==> branch violet <==
==> flow/design.v (excerpt) <==
module ntt_bfu
(
    input                   clk,
    input                   rstn,
    input  [14-1:0] in1,
    input  [14-1:0] in2,
    input  [14-1:0] gamma,
    input                   op,
    output [14-1:0] out1,
    output [14-1:0] out2
);
bfu_v1 bfu1(.clk(clk), .rstn(rstn), .in1(in1), .in2(in2),
            .gamma(gamma), .op(op), .p('d12289), ._p('d1073729535), .mu('d922759167),
            .out1(out1), .out2(out2));
endmodule
clock: 5.93 ns
lec_check: 0
abc_area: 1
cap_margin: 10
cell_pad_in_sites_detail_placement: 1
cell_pad_in_sites_global_placement: 0
core_margin: 2
core_utilization: 68
cts_cluster_diameter: 195
cts_cluster_size: 90
gpl_routability_driven: 0
gpl_timing_driven: 0
hold_slack_margin: 0.3
max_routing_layer: met4
min_routing_layer: met1
place_density_lb_addon: 0.1
slew_margin: 0
tns_end_percent: 60
run.sh (not shown) runs the stock make flow with config.mk's settings and CLKGATE_MAP_FILE=.
==> branch harbor (differences from branch violet) <==
ABC_AREA = unset   (was 1)
CAP_MARGIN = 40   (was 10)
CELL_PAD_IN_SITES_DETAIL_PLACEMENT = 0   (was 1)
CELL_PAD_IN_SITES_GLOBAL_PLACEMENT = unset   (was 0)
CORE_UTILIZATION = 61   (was 68)
CTS_CLUSTER_DIAMETER = 48   (was 195)
CTS_CLUSTER_SIZE = 56   (was 90)
GPL_ROUTABILITY_DRIVEN = unset   (was 0)
GPL_TIMING_DRIVEN = 1   (was 0)
HOLD_SLACK_MARGIN = -0.05   (was 0.3)
MIN_ROUTING_LAYER = unset   (was met1)
SETUP_SLACK_MARGIN = -0.21   (was unset)
SLEW_MARGIN = 20   (was 0)
TNS_END_PERCENT = 40   (was 60)
==> flow/constraint.sdc (replaced) <==
create_clock -name core_clock -period 2.38 [get_ports {clk}]
set_input_delay 0.4760 -clock core_clock [delete_from_list [all_inputs] [get_ports {clk}]]
set_output_delay 0.4760 -clock core_clock [all_outputs]
set_load 0.01 [all_outputs]
==> branch onyx (differences from branch violet) <==
ABC_AREA = unset   (was 1)
CAP_MARGIN = 20   (was 10)
CELL_PAD_IN_SITES_DETAIL_PLACEMENT = unset   (was 1)
CELL_PAD_IN_SITES_GLOBAL_PLACEMENT = unset   (was 0)
CORE_UTILIZATION = 40   (was 68)
CTS_CLUSTER_DIAMETER = unset   (was 195)
CTS_CLUSTER_SIZE = unset   (was 90)
GPL_ROUTABILITY_DRIVEN = unset   (was 0)
GPL_TIMING_DRIVEN = unset   (was 0)
HOLD_SLACK_MARGIN = unset   (was 0.3)
MAX_ROUTING_LAYER = unset   (was met4)
MIN_ROUTING_LAYER = unset   (was met1)
PLACE_DENSITY = 0.6   (was unset)
PLACE_DENSITY_LB_ADDON = unset   (was 0.1)
SLEW_MARGIN = 20   (was 0)
TNS_END_PERCENT = unset   (was 60)
==> flow/constraint.sdc (replaced) <==
create_clock -name core_clock -period 6.4 [get_ports {clk}]
set_input_delay 1.2800 -clock core_clock [delete_from_list [all_inputs] [get_ports {clk}]]
set_output_delay 1.2800 -clock core_clock [all_outputs]
set_load 0.01 [all_outputs]
==> results.toml <==
# implementation run metrics
[synthesis]
yosys.area_share.simple_pct = 8.77
synth.yosys.seq_area_share_pct = 43.5
compound_area_share_pct = 8.57
yosysUniqueCellTypes = 66
syn_nets = 3255
ys_cells = 2681
synth-xor-area-share_pct = 6.63
top_cells_by_count = "528 x dfrtp_1, 381 x ha_1, 349 x inv_1"

[floorplan]
core_area_um2 = 74800
fp_util_pct = 40.6
fp-row-count = 100
die_y_um = 279

[outcome]
run_status = "finished clean"
[end of results for branch onyx]
==> results.toml <==
# implementation run metrics
[outcome]
run_status = "failed layout checks"
so_faults = "negative setup slack"

[synthesis]
synth-xor-area-share_pct = 6.63
synth.yosys.seq_area_share_pct = 43.5
ys_cells = 2681
yosys.area_share.simple_pct = 8.77

[floorplan]
fp_util_pct = 61.9
die_y_um = 227
core_area_um2 = 49100

[sta]
setup_ws_ns = -4.11
setup_violations = 171
[end of results for branch harbor]
==> results.toml <==
# generated from flow reports
[floorplan]
fp_util_pct = 69.0
core_area_um2 = 45500
die_y_um = 219

[synthesis]
top_cells_by_count = "677 x nand2_1, 569 x inv_1, 528 x dfrtp_1"
yosys.area_share.simple_pct = 14.4
yosysUniqueCellTypes = 49
ys_cells = 3278
compound_area_share_pct = 6.03
synth-xor-area-share_pct = 5.56

[outcome]
error = "[ERROR DPL-0033] detailed placement checks failed during check placement."
run_status = "aborted with a tool error"
lastStage = "detailed placement (3_5_place_dp)"
[end of results for branch violet]

* * *

==> inputs of tundra <==
==> flow/design.v <==
module	DFF(
	clk,
	rstn,
	D,
	Q
);
parameter	datawidth=14;
input	wire	clk;
input	wire	rstn;
input	wire[datawidth-1:0]	D;
output	reg[datawidth-1:0]	Q;
always@(posedge clk or negedge rstn)
begin
	if(~rstn)	Q<='d0;
	else	Q<=D;
end
endmodule
module posedge_detection (
   input  clk,
   input  rstn,
   input  in,
   output out
);
reg r_data_in0;
reg r_data_in1;
assign out = ~r_data_in0 & r_data_in1;
always@(posedge clk or negedge rstn)
begin
	if (!rstn)
	begin
		r_data_in0 <= 0;
		r_data_in1 <= 0;
	end
	else
	begin
		r_data_in0 <= r_data_in1;
		r_data_in1 <= in;
	end
end
endmodule
module shift_9 #(parameter data_width = 14)(
    input [data_width-1:0] din,
	input rstn,clk,
	output wire [data_width-1:0] dout
	);
	reg [data_width-1:0] t0,t1,t2,t3,t4,t5,t6;
	reg [data_width-1:0] t7,t8;
	always@(posedge clk or negedge rstn)
	begin
	  if(~rstn) begin
	    t0 <= 0; t1 <= 0; t2 <= 0; t3 <= 0; t4 <= 0;
	    t5 <= 0; t6 <= 0; t7 <= 0; t8 <= 0;end
	  else begin
	    t0 <= din;
	    t1 <= t0; t2 <= t1; t3 <= t2; t4 <= t3;
	    t5 <= t4; t6 <= t5; t7 <= t6; t8 <= t7;
	  end
	end
	assign dout = t8;
endmodule
module mod_add(
	in1,
	in2,
	_p,
	out
);
input	wire	[14-1:0]	in1;
input	wire	[14-1:0]	in2;
input	wire	[14-1:0]	_p;
output	wire	[14-1:0]	out;
wire	[14:0]	s1;
assign 	s1={1'b0,in1}+{1'b0,in2};
wire	[14:0]	s2;
assign	s2=s1+{1'b0,_p};
assign	out=s2[14]?s2[0+:14]:s1[0+:14];
endmodule
module mod_sub(
	in1,
	in2,
	p,
	out
);
input	wire	[14-1:0]	in1;
input	wire	[14-1:0]	in2;
input	wire	[14-1:0]	p;
output	wire	[14-1:0]	out;
wire	[14:0]	s1;
assign	s1={1'b0,in1}-{1'b0,in2};
wire	[14:0]	s2;
assign	s2={1'b0,p}+s1;
assign	out=s1[14]?s2[0+:14]:s1[0+:14];
endmodule
module old_km(
	input	clk,
	input	rstn,
	input	[14-1:0]in1,
	input	[14-1:0]in2,
	output	[14-1:0]out_L,
	output	[14-1:0]out_H
);
wire	[14/2-1:0]	in1_H;
wire	[14/2-1:0]	in1_L;
assign	in1_H = in1[14/2+:14/2];
assign	in1_L = in1[0+:14/2];
wire	[14/2-1:0]	in2_H;
wire	[14/2-1:0]	in2_L;
assign	in2_H = in2[14/2+:14/2];
assign	in2_L = in2[0+:14/2];
wire	[14-1:0]	p0_D;	 
wire	[14-1:0]	p1_D;	 
wire	[14-1:0]	p0_Q;	 
wire	[14-1:0]	p1_Q;	 
assign	p0_D=in1_L*in2_L;
assign	p1_D=in1_H*in2_H;
DFF #(.datawidth(14)) dff_p0(.clk(clk), .rstn(rstn), .D(p0_D), .Q(p0_Q));
DFF #(.datawidth(14)) dff_p1(.clk(clk), .rstn(rstn), .D(p1_D), .Q(p1_Q));
wire	[2*14-1:0]	p01_D;	 
wire	[2*14-1:0]	p01_Q;	 
assign	p01_D=(in1_L+in1_H)*(in2_L+in2_H);
DFF #(.datawidth(2*14)) dff_p01(.clk(clk), .rstn(rstn), .D(p01_D), .Q(p01_Q));
wire	[2*14-1:0]	s1_D;	 
wire	[2*14-1:0]	s2_D;	 
wire	[2*14-1:0]	s1_Q;	 
wire	[2*14-1:0]	s2_Q;	 
wire	[2*14-1:0]	out;
assign	s1_D={p1_Q,p0_Q};
assign	s2_D=(p01_Q+(~p1_Q+1'b1)+(~p0_Q+1'b1))<<(14/2);
DFF #(.datawidth(2*14)) dff_s1(.clk(clk), .rstn(rstn), .D(s1_D), .Q(s1_Q));
DFF #(.datawidth(2*14)) dff_s2(.clk(clk), .rstn(rstn), .D(s2_D), .Q(s2_Q));
assign	out=s1_Q+s2_Q;
assign	out_L=out[0+:14];
assign	out_H=out[14+:14];
endmodule
module km_mm(
	input	clk,
	input	rstn,
	input	[14-1:0]in1,
	input	[14-1:0]in2,
	input	[14-1:0]mu,
	input	[14-1:0]p,
	input	[14-1:0]_p,
	output	[14-1:0]out
);
wire	[14-1:0]	mu_Q;
wire	[14-1:0]	mu_QQ;
DFF #(.datawidth(14)) dff_mu1(.clk(clk), .rstn(rstn), .D(mu), .Q(mu_Q));
DFF #(.datawidth(14)) dff_mu2(.clk(clk), .rstn(rstn), .D(mu_Q), .Q(mu_QQ));
wire	[14-1:0]	p_Q;
wire	[14-1:0]	p_QQ;
wire	[14-1:0]	p_QQQ;
wire	[14-1:0]	p_QQQQ;
DFF #(.datawidth(14)) dff_p1(.clk(clk), .rstn(rstn), .D(p), .Q(p_Q));
DFF #(.datawidth(14)) dff_p2(.clk(clk), .rstn(rstn), .D(p_Q), .Q(p_QQ));
DFF #(.datawidth(14)) dff_p3(.clk(clk), .rstn(rstn), .D(p_QQ), .Q(p_QQQ));
DFF #(.datawidth(14)) dff_p4(.clk(clk), .rstn(rstn), .D(p_QQQ), .Q(p_QQQQ));
wire	[14-1:0]	_p_Q;
wire	[14-1:0]	_p_QQ;
wire	[14-1:0]	_p_QQQ;
wire	[14-1:0]	_p_QQQQ;
wire	[14-1:0]	_p_QQQQQ;
wire	[14-1:0]	_p_QQQQQQ;
DFF #(.datawidth(14)) dff__p1(.clk(clk), .rstn(rstn), .D(_p), .Q(_p_Q));
DFF #(.datawidth(14)) dff__p2(.clk(clk), .rstn(rstn), .D(_p_Q), .Q(_p_QQ));
DFF #(.datawidth(14)) dff__p3(.clk(clk), .rstn(rstn), .D(_p_QQ), .Q(_p_QQQ));
DFF #(.datawidth(14)) dff__p4(.clk(clk), .rstn(rstn), .D(_p_QQQ), .Q(_p_QQQQ));
DFF #(.datawidth(14)) dff__p5(.clk(clk), .rstn(rstn), .D(_p_QQQQ), .Q(_p_QQQQQ));
DFF #(.datawidth(14)) dff__p6(.clk(clk), .rstn(rstn), .D(_p_QQQQQ), .Q(_p_QQQQQQ));
wire	[14-1:0]	T_L;
wire	[14-1:0]	T_H_D;
wire	[14-1:0]	T_H_Q;
wire	[14-1:0]	T_H_QQ;
wire	[14-1:0]	T_H_QQQ;
wire	[14-1:0]	T_H_QQQQ;
DFF #(.datawidth(14)) dff_T_H1(.clk(clk), .rstn(rstn), .D(T_H_D), .Q(T_H_Q));
DFF #(.datawidth(14)) dff_T_H2(.clk(clk), .rstn(rstn), .D(T_H_Q), .Q(T_H_QQ));
DFF #(.datawidth(14)) dff_T_H3(.clk(clk), .rstn(rstn), .D(T_H_QQ), .Q(T_H_QQQ));
DFF #(.datawidth(14)) dff_T_H4(.clk(clk), .rstn(rstn), .D(T_H_QQQ), .Q(T_H_QQQQ));
wire	[14-1:0]	c;
wire	[14-1:0]	tmp;
wire	carry_D;
wire	carry_Q;
wire	carry_QQ;
wire	carry_QQQ;
wire	carry_QQQQ;
assign	carry_D=(|T_L);
DFF #(.datawidth(14)) dff_carry1(.clk(clk), .rstn(rstn), .D(carry_D), .Q(carry_Q));
DFF #(.datawidth(14)) dff_carry2(.clk(clk), .rstn(rstn), .D(carry_Q), .Q(carry_QQ));
DFF #(.datawidth(14)) dff_carry3(.clk(clk), .rstn(rstn), .D(carry_QQ), .Q(carry_QQQ));DFF #(.datawidth(14)) dff_carry4(.clk(clk), .rstn(rstn), .D(carry_QQQ), .Q(carry_QQQQ));
old_km old_km1(
	.clk(clk),
	.rstn(rstn),
	.in1(in1),
	.in2(in2),
	.out_L(T_L),
	.out_H(T_H_D)
);
old_km old_km2(
	.clk(clk),
	.rstn(rstn),
	.in1(T_L),
	.in2(mu_QQ),
	.out_L(c),
	.out_H()
);
old_km old_km3(
	.clk(clk),
	.rstn(rstn),
	.in1(c),
	.in2(p_QQQQ),
	.out_L(),
	.out_H(tmp)
);
mod_add ma(
	.in1(T_H_QQQQ+carry_QQQQ),
	.in2(tmp),
	._p(_p_QQQQQQ),
	.out(out)
);
endmodule
module bfu_v1(	
    input	clk,
	input	rstn,
	input	[14-1:0]in1,
	input	[14-1:0]in2,
	input	[14-1:0]gamma,	 
	input	op,
	input	[14-1:0]p,
	input	[14-1:0]_p,
	input	[14-1:0]mu,		 
	output	[14-1:0]out1,
	output	[14-1:0]out2
);
wire    [14-1:0]mux_mm1_in1_D;
wire    [14-1:0]mux_mm1_in1_Q;
wire    [14-1:0]mm1_out_D;
wire    [14-1:0]mm1_out_Q;
wire    [14-1:0]ms1_out;
assign  mux_mm1_in1_D = op?ms1_out:in2;
DFF #(.datawidth(14)) dff_muxmm1in1_1(.clk(clk), .rstn(rstn), .D(mux_mm1_in1_D), .Q(mux_mm1_in1_Q));
wire    [14-1:0]gamma_Q;
DFF #(.datawidth(14)) dff_gamma_1(.clk(clk), .rstn(rstn), .D(gamma), .Q(gamma_Q));
km_mm	mm1(.clk(clk), .rstn(rstn), .in1(mux_mm1_in1_Q), .in2(gamma_Q), .mu(mu), .p(p), ._p(_p), .out(mm1_out_D));
DFF #(.datawidth(14)) dff_mm1out_1(.clk(clk), .rstn(rstn), .D(mm1_out_D), .Q(mm1_out_Q));
wire    [14-1:0]in1_Q;
wire    [14-1:0]in1_QQ;
wire    [14-1:0]in1_QQQ;
wire    [14-1:0]in1_QQQQ;
wire    [14-1:0]in1_QQQQQ;
wire    [14-1:0]in1_QQQQQQ;
wire    [14-1:0]in1_QQQQQQQ;
wire    [14-1:0]in1_QQQQQQQQ;
DFF #(.datawidth(14)) dff_in1_1(.clk(clk), .rstn(rstn), .D(in1),            .Q(in1_Q));
DFF #(.datawidth(14)) dff_in1_2(.clk(clk), .rstn(rstn), .D(in1_Q),          .Q(in1_QQ));
DFF #(.datawidth(14)) dff_in1_3(.clk(clk), .rstn(rstn), .D(in1_QQ),         .Q(in1_QQQ));
DFF #(.datawidth(14)) dff_in1_4(.clk(clk), .rstn(rstn), .D(in1_QQQ),        .Q(in1_QQQQ));
DFF #(.datawidth(14)) dff_in1_5(.clk(clk), .rstn(rstn), .D(in1_QQQQ),       .Q(in1_QQQQQ));
DFF #(.datawidth(14)) dff_in1_6(.clk(clk), .rstn(rstn), .D(in1_QQQQQ),      .Q(in1_QQQQQQ));
DFF #(.datawidth(14)) dff_in1_7(.clk(clk), .rstn(rstn), .D(in1_QQQQQQ),     .Q(in1_QQQQQQQ));
DFF #(.datawidth(14)) dff_in1_8(.clk(clk), .rstn(rstn), .D(in1_QQQQQQQ),    .Q(in1_QQQQQQQQ));
wire    [14-1:0]in2_Q;
wire    [14-1:0]in2_QQ;
wire    [14-1:0]in2_QQQ;
wire    [14-1:0]in2_QQQQ;
wire    [14-1:0]in2_QQQQQ;
wire    [14-1:0]in2_QQQQQQ;
wire    [14-1:0]in2_QQQQQQQ;
wire    [14-1:0]in2_QQQQQQQQ;
DFF #(.datawidth(14)) dff_in2_1(.clk(clk), .rstn(rstn), .D(in2),            .Q(in2_Q));
DFF #(.datawidth(14)) dff_in2_2(.clk(clk), .rstn(rstn), .D(in2_Q),          .Q(in2_QQ));
DFF #(.datawidth(14)) dff_in2_3(.clk(clk), .rstn(rstn), .D(in2_QQ),         .Q(in2_QQQ));
DFF #(.datawidth(14)) dff_in2_4(.clk(clk), .rstn(rstn), .D(in2_QQQ),        .Q(in2_QQQQ));
DFF #(.datawidth(14)) dff_in2_5(.clk(clk), .rstn(rstn), .D(in2_QQQQ),       .Q(in2_QQQQQ));
DFF #(.datawidth(14)) dff_in2_6(.clk(clk), .rstn(rstn), .D(in2_QQQQQ),      .Q(in2_QQQQQQ));
DFF #(.datawidth(14)) dff_in2_7(.clk(clk), .rstn(rstn), .D(in2_QQQQQQ),     .Q(in2_QQQQQQQ));
DFF #(.datawidth(14)) dff_in2_8(.clk(clk), .rstn(rstn), .D(in2_QQQQQQQ),    .Q(in2_QQQQQQQQ));
wire    [14-1:0]mux_ma1_in2;
wire    [14-1:0]ma1_out;
assign  mux_ma1_in2 = op?in2_QQQQQQQQ:mm1_out_Q;
mod_add ma1(.in1(in1_QQQQQQQQ), .in2(mux_ma1_in2), ._p(_p), .out(ma1_out));
wire    [14-1:0]mux_ms1_in1;
wire    [14-1:0]mux_ms1_in2;
assign  mux_ms1_in1 = op?in2:in1_QQQQQQQQ;
assign  mux_ms1_in2 = op?in1:mm1_out_Q;
mod_sub ms1(.in1(mux_ms1_in1), .in2(mux_ms1_in2), .p(p), .out(ms1_out));
assign  out1 = ma1_out;
assign  out2 = op?mm1_out_Q:ms1_out;
endmodule
module ntt_bfu
(
    input                   clk,
    input                   rstn,
    input  [14-1:0] in1,
    input  [14-1:0] in2,
    input  [14-1:0] gamma,
    input                   op,
    output [14-1:0] out1,
    output [14-1:0] out2
);
bfu_v1 bfu1(.clk(clk), .rstn(rstn), .in1(in1), .in2(in2),
            .gamma(gamma), .op(op), .p('d12289), ._p('d1073729535), .mu('d922759167),
            .out1(out1), .out2(out2));
endmodule
==> flow/run.sh <==
#!/bin/bash
# the make line also repeats each setting of config.mk as NAME=value (left out here)
make -C /OpenROAD-flow-scripts/flow DESIGN_CONFIG=/design/flow/config.mk WORK_HOME=/design/flow/orfs CLKGATE_MAP_FILE= finish
==> flow/config.mk <==
export PLATFORM = sky130hd
export DESIGN_NAME = ntt_bfu
export DESIGN_NICKNAME = ntt_bfu
export VERILOG_FILES = /design/flow/design.v
export SDC_FILE = /design/flow/constraint.sdc
export NUM_CORES = 4
export LEC_CHECK = 0
export CAP_MARGIN = 10
export CELL_PAD_IN_SITES_DETAIL_PLACEMENT = 1
export CELL_PAD_IN_SITES_GLOBAL_PLACEMENT = 3
export CORE_MARGIN = 2
export CORE_UTILIZATION = 27
export CTS_CLUSTER_DIAMETER = 48
export CTS_CLUSTER_SIZE = 90
export GPL_TIMING_DRIVEN = 0
export HOLD_SLACK_MARGIN = -0.05
export MAX_ROUTING_LAYER = met4
export MIN_ROUTING_LAYER = met2
export PLACE_DENSITY_LB_ADDON = 0.1
export SETUP_SLACK_MARGIN = 0.1
export SLEW_MARGIN = 0
export TNS_END_PERCENT = 40
==> flow/constraint.sdc <==
create_clock -name core_clock -period 4.99 [get_ports {clk}]
set_input_delay 0.9980 -clock core_clock [delete_from_list [all_inputs] [get_ports {clk}]]
set_output_delay 0.9980 -clock core_clock [all_outputs]
set_load 0.01 [all_outputs]
==> nickel (differences from tundra) <==
Settings changed: CELL_PAD_IN_SITES_DETAIL_PLACEMENT 1 to unset, CELL_PAD_IN_SITES_GLOBAL_PLACEMENT 3 to unset, CORE_ASPECT_RATIO set to 0.56, CORE_UTILIZATION 27 to 40, CTS_CLUSTER_DIAMETER 48 to unset, CTS_CLUSTER_SIZE 90 to 38, GPL_ROUTABILITY_DRIVEN set to 0, HOLD_SLACK_MARGIN -0.05 to unset, MAX_ROUTING_LAYER met4 to unset, MIN_ROUTING_LAYER met2 to unset, PLACE_DENSITY_LB_ADDON 0.1 to unset, SETUP_SLACK_MARGIN 0.1 to unset, SLEW_MARGIN 0 to 20, TNS_END_PERCENT 40 to 15.
==> flow/constraint.sdc (replaced) <==
create_clock -name core_clock -period 6.5 [get_ports {clk}]
set_input_delay 1.3000 -clock core_clock [delete_from_list [all_inputs] [get_ports {clk}]]
set_output_delay 1.3000 -clock core_clock [all_outputs]
set_load 0.01 [all_outputs]
==> yarrow (differences from tundra) <==
Settings changed: CAP_MARGIN 10 to 40, CELL_PAD_IN_SITES_DETAIL_PLACEMENT 1 to 0, CELL_PAD_IN_SITES_GLOBAL_PLACEMENT 3 to unset, CORE_UTILIZATION 27 to 65, CTS_CLUSTER_SIZE 90 to 56, GPL_TIMING_DRIVEN 0 to 1, MIN_ROUTING_LAYER met2 to unset, PLACE_DENSITY_LB_ADDON 0.1 to 0.0, SETUP_SLACK_MARGIN 0.1 to 0.12, SLEW_MARGIN 0 to 20.
==> flow/constraint.sdc (replaced) <==
create_clock -name core_clock -period 3.5 [get_ports {clk}]
set_input_delay 0.7000 -clock core_clock [delete_from_list [all_inputs] [get_ports {clk}]]
set_output_delay 0.7000 -clock core_clock [all_outputs]
set_load 0.01 [all_outputs]
==> flow_summary.yaml <==
# implementation run metrics
min_path:
  worstHoldPathCells: 0
sta:
  setup_viol_count_final: 36
  layout_min_cycle_time_ns: 5.96
  fin_crit_sh_pct: 119
  setup_ws_ns: -0.970
status:
  failed_checks: "setup timing"
  status: "failed layout checks"
clock_tree:
  clk_pin_slew_worst_paths_ns: 0.06
layout:
  area.growth.synth_to_final_pct: 30.2
Source of the figures above: tundra

==> flow_summary.yaml <==
# implementation run metrics
layout:
  area.growth.synth_to_final_pct: 37.4
status:
  status: "failed layout checks"
  failed_checks: "setup timing"
sta:
  setup_viol_count_final: 111
  fin_crit_sh_pct: 160
  setup_ws_ns: -2.11
  layout_min_cycle_time_ns: 5.61
yosys:
  area_leaders: "dfrtp_1, ha_1, fa_1"
clock_tree:
  clk_pin_slew_worst_paths_ns: 0.09
placement:
  gp_congestion: 0.929
Source of the figures above: yarrow

==> flow_summary.yaml <==
# implementation run metrics
status:
  status: "failed layout checks"
  failed_checks: "setup timing"
critical_path:
  crit_buf_inv: 2
min_path:
  worstHoldPathCells: 0
sta:
  setup_viol_count_final: 6
  layout_min_cycle_time_ns: 6.56
  fin_crit_sh_pct: 101
  setup_ws_ns: -0.0633
layout:
  area.growth.synth_to_final_pct: 14.7
drt:
  vias: 19200
  avgRoutedWirePerCell_um: 17.1
clock_tree:
  clk_pin_slew_worst_paths_ns: 0.06
Source of the figures above: nickel

